Design FpCustomAddSub, start of the top module:
module FpCustomAddSub 
# (
	parameter	ManWidth	=	16,
	parameter	ExpWidth	=	6
)
(Rst_i,Clk_i,A_i,B_i,AddSub_i,Nd_i,Result_o,ResultValid_o);
Size: ~790 cells after synthesis, about 0.0077 sq mm of cells after synthesis.
clock: 1.62 ns
lec_check: 0
abc_area: 0
cap_margin: 20
cell_pad_in_sites_detail_placement: 0
cell_pad_in_sites_global_placement: 1
core_margin: 2
core_utilization: 72
cts_cluster_diameter: 92
cts_cluster_size: 84
max_routing_layer: met5
place_density_lb_addon: 0.0
setup_slack_margin: 0.47
slew_margin: 0
tns_end_percent: 85
run.sh (not shown) runs the stock make flow with config.mk's settings and CLKGATE_MAP_FILE=.
The starting point stopped in 3_1_place_gp_skip_io with FLW-0024.
Edit:
==> flow/config.mk (replaced) <==
export PLATFORM = sky130hd
export DESIGN_NAME = FpCustomAddSub
export DESIGN_NICKNAME = FpCustomAddSub
export VERILOG_FILES = /design/flow/design.v
export SDC_FILE = /design/flow/constraint.sdc
export NUM_CORES = 4
export LEC_CHECK = 0
export CAP_MARGIN = 20
export CORE_MARGIN = 2
export CORE_UTILIZATION = 40
export SLEW_MARGIN = 20
==> flow/constraint.sdc (replaced) <==
create_clock -name core_clock -period 4.5 [get_ports {Clk_i}]
set_input_delay 0.9000 -clock core_clock [delete_from_list [all_inputs] [get_ports {Clk_i}]]
set_output_delay 0.9000 -clock core_clock [all_outputs]
set_load 0.01 [all_outputs]
Outcome: This time the run passed the timing, design-rule and antenna checks; synthesized cell count does not change; die area grows by 77%; synthesized area stays the same.

---

run 1:
Starting RTL as in the previous note.
clock: 2.65 ns
lec_check: 0
abc_area: 0
cap_margin: 20
cell_pad_in_sites_detail_placement: 0
cell_pad_in_sites_global_placement: 1
core_margin: 5
core_utilization: 25
cts_cluster_diameter: 92
cts_cluster_size: 84
max_routing_layer: met5
place_density_lb_addon: 0.03
slew_margin: 0
tns_end_percent: 85
Nothing crashed in run 1 and all stages finished; the problem is that the final layout failed, the offending checks being setup timing.
#### Input delta (run 2 over run 1)
- putting SETUP_SLACK_MARGIN at -0.23 where nothing was set
- swapping 5 for 10 in CORE_MARGIN
- swapping 0 for 1 in ABC_AREA
- putting PLACE_DENSITY at 0.78 where nothing was set
- swapping 84 for 100 in CTS_CLUSTER_SIZE
- putting CORE_ASPECT_RATIO at 0.5 where nothing was set
- clearing PLACE_DENSITY_LB_ADDON, which used to be 0.03
- swapping 85 for 15 in TNS_END_PERCENT
- swapping 25 for 45 in CORE_UTILIZATION
- swapping 92 for 333 in CTS_CLUSTER_DIAMETER
==> comparison <==
Run 2 ended up with a lower actual transition at the worst max-transition pin than run 1 did. What the final checks of run 2 revealed, after a flow that finished every stage, was a layout that fails on setup timing. Every stage of run 1 finished as expected; the final checks, on the other hand, flagged setup timing, which means the layout fails. As of run 2, total of plain and repair buffers excluding clock buffers had fallen by more than a quarter compared to run 1. The final reports for run 2 and run 1 show wire length per cell after detailed routing lower in the former.

---

FpCustomAddSub again, from the RTL that the note above started with.
make LEC_CHECK=0 ABC_AREA=1 CAP_MARGIN=20 CORE_ASPECT_RATIO=1.24 CORE_MARGIN=2 CORE_UTILIZATION=72 CTS_CLUSTER_DIAMETER=373 CTS_CLUSTER_SIZE=96 PLACE_DENSITY=0.39 SLEW_MARGIN=20 finish   # period 4.66 ns
The starting point produced a clean layout.
Next try:
Settings changed: ABC_AREA 1 to unset, CORE_ASPECT_RATIO 1.24 to unset, CTS_CLUSTER_DIAMETER 373 to unset, CTS_CLUSTER_SIZE 96 to unset, PLACE_DENSITY 0.39 to 0.92, SETUP_SLACK_MARGIN set to -0.16.
Clock period 4.66 ns to 3.3 ns, I/O delays scaled along.
The changed run stopped in global routing (5_1_grt) (GRT-0232).
Die area stays flat.
Synthesized area hardly moves.
Synthesized cell count came out lower by about a fifth.
Next try:
Settings changed: PLACE_DENSITY 0.92 to 0.77.
Clock period 3.3 ns to 3.19 ns, I/O delays scaled along.
=> The new run completed, yet does not pass: negative setup slack. Die area does not change. Area after synthesis stays the same. Synthesized cell count is unchanged.
Next try:
Settings changed: CORE_UTILIZATION 72 to 65, PLACE_DENSITY 0.77 to unset, SETUP_SLACK_MARGIN -0.16 to unset.
Clock period 3.19 ns to 2.19 ns, I/O delays scaled along.
The new run did not get past clock tree synthesis (4_1_cts).
Synthesized cell count stays the same.
Die area went up by 10%.
Area after synthesis stays the same.
Next try:
Settings changed: ABC_AREA set to 1, CORE_UTILIZATION 65 to 40, MAX_ROUTING_LAYER set to met4.
Clock period 2.19 ns to 4.5 ns, I/O delays scaled along.
After rerunning: With this change the flow finished with timing, DRC and antenna clean. Die size climbs by 60%. Synthesized area stays flat. Synthesized cell count climbs by 28%.
Next try:
Settings changed: ABC_AREA 1 to unset, CORE_ASPECT_RATIO set to 0.5, CORE_MARGIN 2 to 9, CORE_UTILIZATION 40 to 44, CTS_CLUSTER_DIAMETER set to 332, CTS_CLUSTER_SIZE set to 98, MAX_ROUTING_LAYER met4 to unset, PLACE_DENSITY set to 0.8, SLEW_MARGIN 20 to 10, TNS_END_PERCENT set to 15.
Global-route usage falls by 2.1 points.
Final cell count came out lower by 17%.
Area after synthesis is about the same.
Setup slack gets worse by 630 ps.
Clock power climbs by about 7%.
Routed wire length went up by 6.7%.
Final area rises by 0.67%.

---

Starting RTL as in the previous note.
Settings: LEC_CHECK=0, ABC_AREA=0, CAP_MARGIN=20, CELL_PAD_IN_SITES_DETAIL_PLACEMENT=2, CORE_MARGIN=6, CORE_UTILIZATION=40, GPL_TIMING_DRIVEN=0, MAX_ROUTING_LAYER=met5, PLACE_DENSITY=0.69, SLEW_MARGIN=20; clock period 3.26 ns.
The starting point finished with negative setup slack left.
Next try:
Settings changed: CAP_MARGIN 20 to 0, CTS_CLUSTER_SIZE set to 96, GPL_ROUTABILITY_DRIVEN set to 0, PLACE_DENSITY 0.69 to unset, PLACE_DENSITY_LB_ADDON set to 0.08, SLEW_MARGIN 20 to 30.
Clock period 3.26 ns to 6.56 ns, I/O delays scaled along.
What happened:
- This time the run completed with no timing, DRC or antenna violations
- power fell by 58%
- synthesized cell count stays the same
- final area fell by 9.1%
- count of clock-buffer cells in the layout does not change
- sequential power fell by 52%
- cell count fell by 4.0%
Next try:
Settings changed: ABC_AREA 0 to unset, CAP_MARGIN 0 to 20, CELL_PAD_IN_SITES_DETAIL_PLACEMENT 2 to unset, CORE_MARGIN 6 to 2, CORE_UTILIZATION 40 to 13, CTS_CLUSTER_SIZE 96 to unset, GPL_ROUTABILITY_DRIVEN 0 to unset, GPL_TIMING_DRIVEN 0 to unset, MAX_ROUTING_LAYER met5 to unset, PLACE_DENSITY_LB_ADDON 0.08 to unset, SLEW_MARGIN 30 to 20.
Clock period 6.56 ns to 6.84 ns, I/O delays scaled along.
Effect:
- setup slack is better by 1.0 ns
- synthesized area stays the same
- clock skew goes down by 0.0050 ns
- die size came out higher to 2.7 times its value
- core utilization falls by 33 points
- global-route usage fell by 17 points
- design area rose by a few percent
- synthesized cell count is unchanged
- sequential share of layout area decreases by 2.2 points
- power shrinks by roughly a tenth
Power is estimated from default activity; no workload was simulated.
